==> sierra <==
==> flow/design.v (excerpt) <==
module SimulatedDevice(
    input[1:0] global_state,
    input sys_clk,
    input rx,
    output tx,
    input turn_left_signal,
    input turn_right_signal,
    input move_forward_signal,
    input move_backward_signal,
    input place_barrier_signal,
    input destroy_barrier_signal,
    input rst,
    input clutch,
    input throttle,
    input brake,
    input power_on,
    input power_off,
    output front_detector,
    output back_detector,
    output left_detector,
    output right_detector,
    output move_backward_light,
    output move_forward_light,
    output turn_left_light,
    output turn_right_light,
    output power_light,
    output reg [2:0] state_light,
    output reg [3:0] moving_light,
    output [7:0] seg1,
    output [7:0] seg2,
    output [7:0] an
    );
Settings: LEC_CHECK=0, CAP_MARGIN=20, CELL_PAD_IN_SITES_DETAIL_PLACEMENT=2, CORE_MARGIN=2, CORE_UTILIZATION=67, CTS_CLUSTER_SIZE=75, MAX_ROUTING_LAYER=met4, PLACE_DENSITY_LB_ADDON=0.07, SETUP_SLACK_MARGIN=2.5, SLEW_MARGIN=20; clock period 20.7 ns.
run.sh (not shown) runs the stock make flow with config.mk's settings and CLKGATE_MAP_FILE=.
==> harbor (differences from sierra) <==
- CELL_PAD_IN_SITES_DETAIL_PLACEMENT: 2 -> not set
- CORE_UTILIZATION: 67 -> 18
- CTS_CLUSTER_SIZE: 75 -> not set
- MAX_ROUTING_LAYER: met4 -> not set
- PLACE_DENSITY_LB_ADDON: 0.07 -> not set
- SETUP_SLACK_MARGIN: 2.5 -> not set
==> flow/constraint.sdc (replaced) <==
create_clock -name core_clock -period 39.5 [get_ports {sys_clk}]
set_input_delay 7.9000 -clock core_clock [delete_from_list [all_inputs] [get_ports {sys_clk}]]
set_output_delay 7.9000 -clock core_clock [all_outputs]
set_load 0.01 [all_outputs]
==> garnet (differences from sierra) <==
- ABC_AREA: not set -> 1
- CELL_PAD_IN_SITES_DETAIL_PLACEMENT: 2 -> not set
- CORE_UTILIZATION: 67 -> 71
- CTS_CLUSTER_DIAMETER: not set -> 373
- CTS_CLUSTER_SIZE: 75 -> 100
- MAX_ROUTING_LAYER: met4 -> not set
- PLACE_DENSITY_LB_ADDON: 0.07 -> not set
- SETUP_SLACK_MARGIN: 2.5 -> 1.77
==> flow/constraint.sdc (replaced) <==
create_clock -name core_clock -period 13.4 [get_ports {sys_clk}]
set_input_delay 2.6800 -clock core_clock [delete_from_list [all_inputs] [get_ports {sys_clk}]]
set_output_delay 2.6800 -clock core_clock [all_outputs]
set_load 0.01 [all_outputs]
==> violet (differences from sierra) <==
- ABC_AREA: not set -> 1
- CELL_PAD_IN_SITES_DETAIL_PLACEMENT: 2 -> not set
- CORE_UTILIZATION: 67 -> 72
- CTS_CLUSTER_DIAMETER: not set -> 268
- CTS_CLUSTER_SIZE: 75 -> not set
- MAX_ROUTING_LAYER: met4 -> not set
- PLACE_DENSITY_LB_ADDON: 0.07 -> not set
- SETUP_SLACK_MARGIN: 2.5 -> -1.04
==> flow/constraint.sdc (replaced) <==
create_clock -name core_clock -period 13.6 [get_ports {sys_clk}]
set_input_delay 2.7200 -clock core_clock [delete_from_list [all_inputs] [get_ports {sys_clk}]]
set_output_delay 2.7200 -clock core_clock [all_outputs]
set_load 0.01 [all_outputs]
==> run_results.csv <==
group,metric,value,unit
synthesis,mux_area_frac,0.03809,
run_status,status,"complete, no violations",
synthesis,synth.area.top_cells,"dfxtp_1 (27%), nor2_1 (7.3%), xor2_1 (5.0%), nand2_1 (4.3%), a21oi_1 (3.9%)",
floorplan,rows,160,
floorplan,dieArea,195900,um2
synthesis,syn_area_per_cell,7.630,um2
synthesis,ys_sh_adder,0.03639,
[end of results for harbor]
==> run_results.csv <==
group,metric,value,unit
run_status,status,"complete, but fails checks",
run_status,violations,"negative setup slack",
floorplan,dieArea,46800,um2
sta,timing.final.ws_setup,-3232,ps
synthesis,mux_area_frac,0.0003084,
synthesis,syn_area_per_cell,6.616,um2
sta,setup_viol_count_final,27,
[end of results for violet]
==> run_results.csv <==
group,metric,value,unit
run_status,status,"stopped before the end",
floorplan,rows,78,
floorplan,dieArea,47450,um2
run_status,lastStage,"5_1_grt",
[end of results for garnet]
==> run_results.csv <==
group,metric,value,unit
run_status,lastStage,"3_5_place_dp",
run_status,error_message,"[ERROR DPL-0033] detailed placement checks failed during check placement.",
floorplan,dieArea,53510,um2
synthesis,ys_sh_adder,0.03639,
run_status,status,"stopped before the end",
[end of results for sierra]

========
==> run a <==
Starting RTL as in the previous note.
clock: 42.2 ns
lec_check: 0
cap_margin: 30
cell_pad_in_sites_detail_placement: 2
core_aspect_ratio: 0.9
core_margin: 2
core_utilization: 67
cts_cluster_size: 100
gpl_timing_driven: 1
hold_slack_margin: 0.09
max_routing_layer: met5
place_density_lb_addon: 0.07
setup_slack_margin: 2.5
slew_margin: 0
==> run b: changes against run a <==
- CAP_MARGIN: 30 -> 5
- CELL_PAD_IN_SITES_DETAIL_PLACEMENT: 2 -> not set
- CORE_ASPECT_RATIO: 0.9 -> not set
- CORE_UTILIZATION: 67 -> 70
- CTS_CLUSTER_SIZE: 100 -> 80
- GPL_TIMING_DRIVEN: 1 -> not set
- HOLD_SLACK_MARGIN: 0.09 -> -0.09
- MAX_ROUTING_LAYER: met5 -> met4
- PLACE_DENSITY_LB_ADDON: 0.07 -> not set
- SETUP_SLACK_MARGIN: 2.5 -> 3.92
- SLEW_MARGIN: 0 -> 20
==> flow/constraint.sdc (replaced) <==
create_clock -name core_clock -period 15.1 [get_ports {sys_clk}]
set_input_delay 3.0200 -clock core_clock [delete_from_list [all_inputs] [get_ports {sys_clk}]]
set_output_delay 3.0200 -clock core_clock [all_outputs]
set_load 0.01 [all_outputs]
==> comparison <==
- Run a did not get past detailed placement (3_5_place_dp) with DPL-0033. Run b stopped in global routing (5_1_grt).
- In synthesized cell count, run b and run a do not differ.
- Between run a and run b, the lower die area is in run b (gap about 4.4%, measured against run b).
- Synthesized area is the same in run b and run a.
==> figures <==
|  | run b | run a |
|---|---|---|
| Final RePlAce weighted congestion | 0.983 | 0.938 |
| Number of enable flip-flop cells | 0 | 0 |
| Dominant register cell in the synthesized netlist | sky130_fd_sc_hd__dfxtp_1 | sky130_fd_sc_hd__dfxtp_1 |
| FP Core Util | 0.709 | 0.674 |
| Port Buffer Count | 50 | 50 |
| Yosys top cell area share | 0.269 | 0.269 |
| Placeable core region | 48800 um^2 | 51400 um^2 |
| Placement Rows | 81 | 79 |
| Die outline area | 51300 um^2 | 53500 um^2 |
| Die boundary width | 226 um | 244 um |
| Run status | stopped before the end | stopped before the end |
| Failing step | global routing (5_1_grt) | detailed placement (3_5_place_dp) |
| Chip height | 226 um | 220 um |
| Synth Area per Inst | 7.63 um^2 | 7.63 um^2 |
| Number of instances in the synthesized netlist | 4538 | 4538 |
